Setup of run 1:
// DMAC
module DMAC #(
    parameter AXI_ID_WD   = 2,
    parameter AXI_DATA_WD = 32,
    parameter AXI_ADDR_WD = 32,
    parameter AXI_STRB_WD = 4
)(
    input                      AXI_ACLK,
    input                      AXI_ARESETN,    
    input                      cmd_valid,
    input  [AXI_ADDR_WD-1 : 0] cmd_addr,
    input  [AXI_ID_WD-1   : 0] cmd_id,
    input  [1 : 0]             cmd_burst,
    input  [2 : 0]             cmd_size,
    input  [AXI_ADDR_WD-1 : 0] cmd_len,
    output                     cmd_ready,
    output                     cmd_abort,
    output [AXI_ADDR_WD-1 : 0] AXI_AWADDR,
    output [AXI_ID_WD-1   : 0] AXI_AWID,
    output [1 : 0]             AXI_AWBURST,
    output [2 : 0]             AXI_AWSIZE,
    output [7 : 0]             AXI_AWLEN,
    output                     AXI_AWVALID,
    input                      AXI_AWREADY,
    output [AXI_DATA_WD-1 : 0] AXI_WDATA,
    output [AXI_STRB_WD-1 : 0] AXI_WSTRB,
    output                     AXI_WLAST,
    output                     AXI_WVALID,
    input                      AXI_WREADY,
    input  [AXI_ID_WD-1   : 0] AXI_BID,
  ...
Size: about 1900 cells after synthesis, roughly 340 flip-flops, ~0.018 sq mm of cells after synthesis.
clock: 3.66 ns
lec_check: 0
abc_area: 0
cap_margin: 5
cell_pad_in_sites_detail_placement: 1
cell_pad_in_sites_global_placement: 1
core_margin: 10
core_utilization: 26
cts_cluster_diameter: 97
cts_cluster_size: 58
gpl_routability_driven: 0
max_routing_layer: met4
min_routing_layer: met1
place_density_lb_addon: 0.15
slew_margin: 20
tns_end_percent: 80
run.sh (not shown) runs the stock make flow with config.mk's settings and CLKGATE_MAP_FILE=.
Run 1 reached the end of the flow, and the finished layout is clean on the timing, DRC and antenna checks.
What run 2 does differently from run 1 at the input level:
- clearing CTS_CLUSTER_DIAMETER, which used to be 97
- clearing MIN_ROUTING_LAYER, which used to be met1
- clearing CELL_PAD_IN_SITES_DETAIL_PLACEMENT, which used to be 1
- clearing CELL_PAD_IN_SITES_GLOBAL_PLACEMENT, which used to be 1
- swapping 26 for 68 in CORE_UTILIZATION
- clearing PLACE_DENSITY_LB_ADDON, which used to be 0.15
- clearing GPL_ROUTABILITY_DRIVEN, which used to be 0
- clearing ABC_AREA, which used to be 0
- swapping 10 for 2 in CORE_MARGIN
- clearing TNS_END_PERCENT, which used to be 80
- swapping 58 for 37 in CTS_CLUSTER_SIZE
- swapping 5 for 20 in CAP_MARGIN
- clearing MAX_ROUTING_LAYER, which used to be met4
- swapping 3.66 for 2.94 in the clock period (ns, I/O delays scaled along)
Results
Across run 1 and run 2, a clean result was obtained everywhere but in run 2. Run 2 -> stages 100% | layout checks FAIL | setup timing. Run 2 — sequential cell area share 1.9 points lower, run 1 as reference. Between run 2 and run 1, it is run 2 whose shortest period the worst path allows is lower, by 100 ps. Against run 1, standard-cell row count in run 2 fell by more than a quarter. Run 2 does worse than run 1 on total length of routed wires.
Changes in run 3 relative to run 2:
- SETUP_SLACK_MARGIN newly set to 0.81
- the clock period (ns, I/O delays scaled along) changed from 2.94 to 3.55
Notes after the runs:
Run 3 -> stages 100% | layout checks FAIL | setup timing
Power ended up 15% lower on run 3 than on run 2.
Between run 2 and run 3, the flow reports maximum operating frequency decreasing by a little under 10%.
The run with more routed wire is run 2, not run 3.
The number of optimization iterations in the first detailed-route pass number comes out lower for run 3 vs run 2.
The following lists how run 4 was set up differently from run 3:
- SETUP_SLACK_MARGIN no longer set, was 0.81
- CORE_UTILIZATION now 40, was 68
- CTS_CLUSTER_SIZE no longer set, was 37
- the clock period (ns, I/O delays scaled along) now 4.73, was 3.55
==> results <==
Higher relative area change from synthesis to final layout goes to run 3 over run 4.
Run 4: no failed stages, no open violations at the end
[compare] base=run 3 new=run 4: cell leakage power fell by 9.1%, die footprint rose by about 70%.
The maximum frequency in run 3 is 1.11 times that in run 4.
Post-layout instance count excluding filler cells for run 4 is higher than for run 3.

DMAC again, from the RTL that the note above started with.
clock: 2.85 ns
lec_check: 0
abc_area: 1
cap_margin: 40
core_margin: 2
core_utilization: 70
cts_cluster_diameter: 30
cts_cluster_size: 58
hold_slack_margin: 0.3
max_routing_layer: met5
min_routing_layer: met1
place_density_lb_addon: 0.28
setup_slack_margin: -0.14
slew_margin: 20
tns_end_percent: 80
The starting point did not get past global routing, error GRT-0232.
Then changed:
Settings changed: ABC_AREA 1 to unset, CAP_MARGIN 40 to 20, CORE_UTILIZATION 70 to 59, CTS_CLUSTER_DIAMETER 30 to unset, CTS_CLUSTER_SIZE 58 to unset, HOLD_SLACK_MARGIN 0.3 to unset, MAX_ROUTING_LAYER met5 to unset, MIN_ROUTING_LAYER met1 to unset, PLACE_DENSITY_LB_ADDON 0.28 to unset, SETUP_SLACK_MARGIN -0.14 to unset, TNS_END_PERCENT 80 to unset.
Clock period 2.85 ns to 4.51 ns, I/O delays scaled along.
Result: The new run ran to the end with no violations; die area rises by 6.3%; synthesized area drops by 10%; synthesized cell count drops by 32%.
Then changed:
Settings changed: CORE_UTILIZATION 59 to 70, CTS_CLUSTER_SIZE set to 37, SETUP_SLACK_MARGIN set to -0.26.
Clock period 4.51 ns to 2.63 ns, I/O delays scaled along.
Outcome:
- With this change the flow did not get past global routing with GRT-0232
- die size decreases by about 15%
- synthesized cell count is unchanged
- synthesized area stays the same
Then changed:
Settings changed: CORE_UTILIZATION 70 to 14, CTS_CLUSTER_SIZE 37 to unset, SETUP_SLACK_MARGIN -0.26 to unset.
Clock period 2.63 ns to 9.12 ns, I/O delays scaled along.
Result: The changed run passed the timing, DRC and antenna checks; die size rises to 4.9 times its value; area after synthesis does not change; synthesized cell count stays the same.
Then changed:
Settings changed: CORE_UTILIZATION 14 to 68, CTS_CLUSTER_SIZE set to 37.
Clock period 9.12 ns to 2.63 ns, I/O delays scaled along.
What happened: With this change the flow died in global routing; synthesized area does not change; die area goes down by 79%; synthesized cell count stays the same.

Starting RTL as in the previous note.
Settings: LEC_CHECK=0, CAP_MARGIN=20, CORE_MARGIN=2, CORE_UTILIZATION=70, CTS_CLUSTER_SIZE=37, HOLD_SLACK_MARGIN=0.29, SETUP_SLACK_MARGIN=0.93, SLEW_MARGIN=20; clock period 3.35 ns.
The baseline aborted during 5_1_grt, error DPL-0038.
Next try:
--- a/flow/config.mk
+++ b/flow/config.mk
@@ -8,7 +8,4 @@
 export CAP_MARGIN = 20
 export CORE_MARGIN = 2
-export CORE_UTILIZATION = 70
-export CTS_CLUSTER_SIZE = 37
-export HOLD_SLACK_MARGIN = 0.29
-export SETUP_SLACK_MARGIN = 0.93
+export CORE_UTILIZATION = 65
 export SLEW_MARGIN = 20
==> flow/constraint.sdc (replaced) <==
create_clock -name core_clock -period 3.47 [get_ports {AXI_ACLK}]
set_input_delay 0.6940 -clock core_clock [delete_from_list [all_inputs] [get_ports {AXI_ACLK}]]
set_output_delay 0.6940 -clock core_clock [all_outputs]
set_load 0.01 [all_outputs]
With this change the flow ran to the end with violations: negative setup slack.
Area after synthesis does not change.
Synthesized cell count stays the same.
Die size grows by 7.5%.
Next try:
--- a/flow/config.mk
+++ b/flow/config.mk
@@ -7,5 +7,6 @@
 export LEC_CHECK = 0
 export CAP_MARGIN = 20
+export CELL_PAD_IN_SITES_DETAIL_PLACEMENT = 1
 export CORE_MARGIN = 2
-export CORE_UTILIZATION = 65
+export CORE_UTILIZATION = 32
 export SLEW_MARGIN = 20
==> flow/constraint.sdc (replaced) <==
create_clock -name core_clock -period 6.5 [get_ports {AXI_ACLK}]
set_input_delay 1.3000 -clock core_clock [delete_from_list [all_inputs] [get_ports {AXI_ACLK}]]
set_output_delay 1.3000 -clock core_clock [all_outputs]
set_load 0.01 [all_outputs]
The changed run passed the timing, DRC and antenna checks.
Die area rises by 100%.
Core utilization falls by 42 points.
Clock power falls by 41%.

== lagoon ==
Starting RTL as in the previous note.
clock: 3.63 ns
lec_check: 0
abc_area: 1
cap_margin: 0
core_margin: 2
core_utilization: 70
cts_cluster_diameter: 30
cts_cluster_size: 58
hold_slack_margin: 0.3
max_routing_layer: met5
min_routing_layer: met1
place_density_lb_addon: 0.28
slew_margin: 20
tns_end_percent: 80
Setup changes, lagoon to violet
==> flow/config.mk <==
export PLATFORM = sky130hd
export DESIGN_NAME = DMAC
export DESIGN_NICKNAME = DMAC
export VERILOG_FILES = /design/flow/design.v
export SDC_FILE = /design/flow/constraint.sdc
export NUM_CORES = 4
export LEC_CHECK = 0
export ABC_AREA = 1
export CAP_MARGIN = 0
export CELL_PAD_IN_SITES_GLOBAL_PLACEMENT = 1
export CORE_MARGIN = 2
export CORE_UTILIZATION = 72
export CTS_CLUSTER_DIAMETER = 381
export CTS_CLUSTER_SIZE = 77
export HOLD_SLACK_MARGIN = 0.3
export MAX_ROUTING_LAYER = met5
export MIN_ROUTING_LAYER = met1
export PLACE_DENSITY_LB_ADDON = 0.0
export SETUP_SLACK_MARGIN = 0.48
export SLEW_MARGIN = 20
export TNS_END_PERCENT = 80
==> flow/constraint.sdc <==
create_clock -name core_clock -period 1.64 [get_ports {AXI_ACLK}]
set_input_delay 0.3280 -clock core_clock [delete_from_list [all_inputs] [get_ports {AXI_ACLK}]]
set_output_delay 0.3280 -clock core_clock [all_outputs]
set_load 0.01 [all_outputs]
## What came out
lagoon → violet: synthesized cell count barely changed; initial core utilization increased 2.3 points; y dimension of the die fell by about 1.4%; area after synthesis about even; area share of and/or/nand/nor cells after synthesis did not really move. The die of violet is smaller than the one used in lagoon. What ended violet was a tool error in global placement without I/O (3_1_place_gp_skip_io); the run never finished. Chip width of violet falls short of that of lagoon slightly. From violet to lagoon, post-synth tally of flip-flops with integrated enable did not move at all.
Input changes introduced in indigo (baseline for comparison: violet):
==> flow/config.mk <==
export PLATFORM = sky130hd
export DESIGN_NAME = DMAC
export DESIGN_NICKNAME = DMAC
export VERILOG_FILES = /design/flow/design.v
export SDC_FILE = /design/flow/constraint.sdc
export NUM_CORES = 4
export LEC_CHECK = 0
export ABC_AREA = 0
export CAP_MARGIN = 0
export CORE_MARGIN = 2
export CORE_UTILIZATION = 69
export CTS_CLUSTER_DIAMETER = 381
export CTS_CLUSTER_SIZE = 58
export MAX_ROUTING_LAYER = met5
export MIN_ROUTING_LAYER = met1
export PLACE_DENSITY_LB_ADDON = 0.06
export SETUP_SLACK_MARGIN = 0.5
export SLEW_MARGIN = 20
export TNS_END_PERCENT = 80
==> flow/constraint.sdc <==
create_clock -name core_clock -period 2.77 [get_ports {AXI_ACLK}]
set_input_delay 0.5540 -clock core_clock [delete_from_list [all_inputs] [get_ports {AXI_ACLK}]]
set_output_delay 0.5540 -clock core_clock [all_outputs]
set_load 0.01 [all_outputs]
[summary]
- Status(indigo) = ERROR, stage = global routing (5_1_grt)
- indigo vs violet — site row count dropped 2.
- In the floorplan summary, indigo is listed with a die area less than that of violet.
- Total cell area reported by yosys after synthesis (violet / indigo): 1.11
- Synthesized area in indigo is about 10% below violet.
Inputs modified between indigo and yarrow:
==> flow/config.mk <==
export PLATFORM = sky130hd
export DESIGN_NAME = DMAC
export DESIGN_NICKNAME = DMAC
export VERILOG_FILES = /design/flow/design.v
export SDC_FILE = /design/flow/constraint.sdc
export NUM_CORES = 4
export LEC_CHECK = 0
export ABC_AREA = 1
export CAP_MARGIN = 0
export CELL_PAD_IN_SITES_GLOBAL_PLACEMENT = 1
export CORE_MARGIN = 2
export CORE_UTILIZATION = 70
export CTS_CLUSTER_DIAMETER = 381
export CTS_CLUSTER_SIZE = 47
export MAX_ROUTING_LAYER = met5
export MIN_ROUTING_LAYER = met1
export PLACE_DENSITY_LB_ADDON = 0.0
export SETUP_SLACK_MARGIN = 0.37
export SLEW_MARGIN = 20
export TNS_END_PERCENT = 80
==> flow/constraint.sdc <==
create_clock -name core_clock -period 1.64 [get_ports {AXI_ACLK}]
set_input_delay 0.3280 -clock core_clock [delete_from_list [all_inputs] [get_ports {AXI_ACLK}]]
set_output_delay 0.3280 -clock core_clock [all_outputs]
set_load 0.01 [all_outputs]
## What came out
yarrow against indigo; area of the mapped netlist is up by more than 10%.
Between indigo and yarrow, the flow reports total nets after synthesis increasing by more than a quarter.
yarrow against indigo; synthesized cell count is up by more than a quarter.
yarrow ends up with higher row count than indigo does.
The flow ended early for yarrow: it failed with a tool error in global placement without I/O (3_1_place_gp_skip_io).
Across both runs, area of the die was higher for yarrow than for indigo.
Here is what was changed in the inputs of quartz compared with yarrow.
==> flow/config.mk <==
export PLATFORM = sky130hd
export DESIGN_NAME = DMAC
export DESIGN_NICKNAME = DMAC
export VERILOG_FILES = /design/flow/design.v
export SDC_FILE = /design/flow/constraint.sdc
export NUM_CORES = 4
export LEC_CHECK = 0
export CAP_MARGIN = 20
export CORE_MARGIN = 2
export CORE_UTILIZATION = 70
export CTS_CLUSTER_SIZE = 37
export SLEW_MARGIN = 20
==> flow/constraint.sdc <==
create_clock -name core_clock -period 3.35 [get_ports {AXI_ACLK}]
set_input_delay 0.6700 -clock core_clock [delete_from_list [all_inputs] [get_ports {AXI_ACLK}]]
set_output_delay 0.6700 -clock core_clock [all_outputs]
set_load 0.01 [all_outputs]
- Delta (quartz minus yarrow): total cell area reported by yosys after synthesis now sits lower, synthesized instance count now sits lower, post-synthesis mux area share now sits higher, total standard cell area after synthesis now sits lower.
- quartz finished every stage; the final checks, however, were not passed, the failures being setup timing.
Input-level comparison between fjord and quartz:
-- flow/config.mk --
<<< quartz, line 8
export CAP_MARGIN = 20
export CORE_MARGIN = 2
export CORE_UTILIZATION = 70
export CTS_CLUSTER_SIZE = 37
export SLEW_MARGIN = 20
>>> fjord, line 8
export CAP_MARGIN = 20
export CORE_MARGIN = 2
export CORE_UTILIZATION = 63
export CTS_CLUSTER_SIZE = 93
export SLEW_MARGIN = 20
==> flow/constraint.sdc <==
create_clock -name core_clock -period 5.63 [get_ports {AXI_ACLK}]
set_input_delay 1.1260 -clock core_clock [delete_from_list [all_inputs] [get_ports {AXI_ACLK}]]
set_output_delay 1.1260 -clock core_clock [all_outputs]
set_load 0.01 [all_outputs]
## What came out
fjord finished every step from synthesis to the final layout, and the layout passed the timing, DRC and antenna checks.
fjord: final worst-path cycle share is 31 points lower than what quartz reported.
The capture point of the critical path comes out axi_master_write.wr_max_burst[4]$_DFFE_PP_ in one run and axi_master_write.wr_beats_cnt[8]$_SDFFE_PN0P_ in the other, namely in quartz and fjord respectively.
Compared with quartz, in fjord average wire per cell in the routed design shrank by 13%; total global routing overflow held steady; placed instance count shrank by 1.7%; clock share of power grew by 3.0 points; relative contribution of sequential cells to total power grew by 1.5 points.
quartz consumes more power than fjord.

DMAC again, from the RTL that the note above started with.
Settings: LEC_CHECK=0, CAP_MARGIN=20, CORE_MARGIN=2, CORE_UTILIZATION=70, CTS_CLUSTER_SIZE=35, HOLD_SLACK_MARGIN=0.3, SETUP_SLACK_MARGIN=-0.3, SLEW_MARGIN=20, TNS_END_PERCENT=5; clock period 2.94 ns.
The first run finished but fails on negative setup slack.
Rerun with:
Settings changed: CORE_UTILIZATION 70 to 72, CTS_CLUSTER_SIZE 35 to unset, HOLD_SLACK_MARGIN 0.3 to unset, SETUP_SLACK_MARGIN -0.3 to unset, TNS_END_PERCENT 5 to unset.
Clock period 2.94 ns to 4.73 ns, I/O delays scaled along.
This time the run completed without violations.
Sequential power goes down by well over a third.
Critical path depth goes down by 1.
Clock-buffer cell count goes up by 2.
Worst hold slack stays flat.
Utilization goes down by 6.0 points.
Rerun with:
Settings changed: ABC_AREA set to 1, CTS_CLUSTER_DIAMETER set to 330, CTS_CLUSTER_SIZE set to 93, PLACE_DENSITY set to 0.38.
Clock period 4.73 ns to 2.63 ns, I/O delays scaled along.
What happened: With this change the flow aborted during global routing with GRT-0232. Area after synthesis goes up by roughly a tenth. Die area goes up by roughly a tenth. Synthesized cell count goes up by well over a third.
Rerun with:
Settings changed: ABC_AREA 1 to unset, CELL_PAD_IN_SITES_GLOBAL_PLACEMENT set to 2, CORE_UTILIZATION 72 to 40, CTS_CLUSTER_DIAMETER 330 to unset, CTS_CLUSTER_SIZE 93 to unset, PLACE_DENSITY 0.38 to unset.
Clock period 2.63 ns to 6.64 ns, I/O delays scaled along.
=> Now the flow went through all stages and came out clean; die size increases by 60%; synthesized cell count decreases by 32%; synthesized area decreases by 10%.
Rerun with:
Settings changed: CELL_PAD_IN_SITES_GLOBAL_PLACEMENT 2 to unset, CORE_UTILIZATION 40 to 65, SETUP_SLACK_MARGIN set to -0.3, TNS_END_PERCENT set to 5.
Clock period 6.64 ns to 2.94 ns, I/O delays scaled along.
=> Now the flow completed and failed the layout checks on negative setup slack; design area came out higher by a few percent; die size came out lower by well over a third; via count came out higher by roughly a tenth; sequential cell count is unchanged; synthesized area stays the same; cell count came out lower slightly; routed wire length came out lower slightly; utilization came out higher by 35 points.
Rerun with:
Settings changed: CORE_UTILIZATION 65 to 40, SETUP_SLACK_MARGIN -0.3 to unset, TNS_END_PERCENT 5 to unset.
Clock period 2.94 ns to 3.97 ns, I/O delays scaled along.
Result: With this change the flow completed without violations. Final area is lower by 4.4%. Critical path depth came out lower by 1. Area after synthesis is unchanged. Non-clock buffer count decreases by 159. Clock skew fell by 0.0094 ns. Total power fell by 28%. Cell count goes up by 2.5%. Via count shrinks by 8.0%. Worst hold slack improved by 0.022 ns.
Power and IR drop assume default switching activity.
